oak:
Design topmodule, start of the top module:
module topmodule (
    input clk,
    input en,reset,
    output [31:0] imem_addr,
    input  [31:0] imem_rdata,
    output [31:0] dmem_addr,
    output [31:0] dmem_wdata,
    output dmem_we,
    input  [31:0] dmem_rdata,
    output halted
);
Size: roughly 4800 cells after synthesis, roughly 170 I/O pins, roughly 47000 sq um of cells after synthesis.
==> flow/config.mk <==
export PLATFORM = sky130hd
export DESIGN_NAME = topmodule
export DESIGN_NICKNAME = topmodule
export VERILOG_FILES = /design/flow/design.v
export SDC_FILE = /design/flow/constraint.sdc
export NUM_CORES = 4
export LEC_CHECK = 0
export CAP_MARGIN = 20
export CORE_MARGIN = 2
export CORE_UTILIZATION = 57
export CTS_CLUSTER_SIZE = 57
export PLACE_DENSITY = 0.6
export SLEW_MARGIN = 20
==> flow/constraint.sdc <==
create_clock -name core_clock -period 3.07 [get_ports {clk}]
set_input_delay 0.6140 -clock core_clock [delete_from_list [all_inputs] [get_ports {clk}]]
set_output_delay 0.6140 -clock core_clock [all_outputs]
set_load 0.01 [all_outputs]
run.sh (not shown) runs the stock make flow with config.mk's settings and CLKGATE_MAP_FILE=.
Although oak finished all stages, its layout failed final checks on setup timing.
## Diff of input files: pine against oak
diff --git a/flow/config.mk b/flow/config.mk
--- a/flow/config.mk
+++ b/flow/config.mk
@@ -9,5 +9,6 @@
 export CORE_MARGIN = 2
-export CORE_UTILIZATION = 57
-export CTS_CLUSTER_SIZE = 57
-export PLACE_DENSITY = 0.6
+export CORE_UTILIZATION = 70
+export CTS_CLUSTER_SIZE = 43
+export PLACE_DENSITY_LB_ADDON = 0.0
+export SETUP_SLACK_MARGIN = 0.31
 export SLEW_MARGIN = 20
==> flow/constraint.sdc <==
create_clock -name core_clock -period 1.06 [get_ports {clk}]
set_input_delay 0.2120 -clock core_clock [delete_from_list [all_inputs] [get_ports {clk}]]
set_output_delay 0.2120 -clock core_clock [all_outputs]
set_load 0.01 [all_outputs]
==> comparison <==
- pine: it failed during 4_1_cts, and the tool reported DPL-0038.
- Delta (pine minus oak): total number of placement rows fell by 10, die area fell by 16000 sq um, die span in x fell by about 10%, HPWL reported at the end of detailed placement rose by about 13%, number of port buffers stayed essentially flat.
- Side by side, post-detailed-placement cell area turned out higher in pine than in oak.
--- input diff pine..birch ---
diff --git a/flow/config.mk b/flow/config.mk
--- a/flow/config.mk
+++ b/flow/config.mk
@@ -9,6 +9,3 @@
 export CORE_MARGIN = 2
-export CORE_UTILIZATION = 70
-export CTS_CLUSTER_SIZE = 43
-export PLACE_DENSITY_LB_ADDON = 0.0
-export SETUP_SLACK_MARGIN = 0.31
+export CORE_UTILIZATION = 58
 export SLEW_MARGIN = 20
==> flow/constraint.sdc <==
create_clock -name core_clock -period 2.94 [get_ports {clk}]
set_input_delay 0.5880 -clock core_clock [delete_from_list [all_inputs] [get_ports {clk}]]
set_output_delay 0.5880 -clock core_clock [all_outputs]
set_load 0.01 [all_outputs]
--- outcome ---
None of the runs birch and pine ends with a clean layout.
Tool error DPL-0038 stopped pine during 4_1_cts; no final results.
Of birch and pine, it is birch that has the lower initial standard-cell utilization of the core.
birch vs. pine: row count up 9; post-synthesis adder-cell area fraction closely matched the old numbers; placed instance count shrank by 220; cell count after synthesis held steady.
Looking at standard cell area after detailed placement, birch sits about 7% lower than pine does.
As far as area of the mapped netlist goes, pine and birch are indistinguishable; the numbers are identical.
Die area went up by more than 10% going from pine to birch.
birch vs. pine: height of the chip went up; weighted congestion reported at the end of routability-driven placement has decreased.

---

topmodule again, from the RTL that the note above started with.
// topmodule
module topmodule (
    input clk,
    input en,reset,
    output [31:0] imem_addr,
    input  [31:0] imem_rdata,
    output [31:0] dmem_addr,
    output [31:0] dmem_wdata,
    output dmem_we,
    input  [31:0] dmem_rdata,
    output halted
);
Settings: LEC_CHECK=0, ABC_AREA=1, CAP_MARGIN=20, CORE_ASPECT_RATIO=0.5, CORE_MARGIN=2, CORE_UTILIZATION=72, CTS_CLUSTER_DIAMETER=376, CTS_CLUSTER_SIZE=94, PLACE_DENSITY=0.4, SLEW_MARGIN=20; clock period 2.59 ns.
The baseline ended with an error in 5_1_grt, error ODB-0269.
==> next run, changes <==
ABC_AREA = not set   (was 1)
CORE_ASPECT_RATIO = not set   (was 0.5)
CORE_UTILIZATION = 61   (was 72)
CTS_CLUSTER_DIAMETER = not set   (was 376)
CTS_CLUSTER_SIZE = 43   (was 94)
MAX_ROUTING_LAYER = met4   (was not set)
PLACE_DENSITY = 0.6   (was 0.4)
clock period = 3.09 ns   (was 2.59 ns; I/O delays follow)
After rerunning: With this change the flow finished but failed the layout checks on setup timing. Die size climbs by 15%. Area after synthesis shrinks by 2.6%. Synthesized cell count decreases by 20%.
==> next run, changes <==
CTS_CLUSTER_SIZE = not set   (was 43)
SETUP_SLACK_MARGIN = 0.58   (was not set)
clock period = 3.02 ns   (was 3.09 ns; I/O delays follow)
The new run never finished: it broke off in 5_1_grt.
Synthesized cell count stays the same.
Die size does not change.
Area after synthesis is unchanged.
==> next run, changes <==
CORE_UTILIZATION = 40   (was 61)
MAX_ROUTING_LAYER = not set   (was met4)
SETUP_SLACK_MARGIN = not set   (was 0.58)
clock period = 4.45 ns   (was 3.02 ns; I/O delays follow)
What happened: Now the flow reached the layout checks and failed them: setup timing. Synthesized area stays the same. Die size came out higher by 52%. Synthesized cell count does not change.
==> next run, changes <==
CORE_UTILIZATION = 70   (was 40)
CTS_CLUSTER_SIZE = 43   (was not set)
PLACE_DENSITY = not set   (was 0.6)
PLACE_DENSITY_LB_ADDON = 0.0   (was not set)
clock period = 1.67 ns   (was 4.45 ns; I/O delays follow)
Outcome: With this change the flow failed in 4_1_cts; area after synthesis is unchanged; die size came out lower by well over a third; synthesized cell count stays the same.
==> next run, changes <==
CAP_MARGIN = 35   (was 20)
CORE_ASPECT_RATIO = 0.77   (was not set)
CORE_UTILIZATION = 64   (was 70)
CTS_CLUSTER_SIZE = 59   (was 43)
PLACE_DENSITY_LB_ADDON = not set   (was 0.0)
SETUP_SLACK_MARGIN = 1.33   (was not set)
clock period = 5.5 ns   (was 1.67 ns; I/O delays follow)
The new run passed the timing, design-rule and antenna checks.
Die area is higher by roughly a tenth.
Synthesized area is unchanged.
Synthesized cell count stays the same.
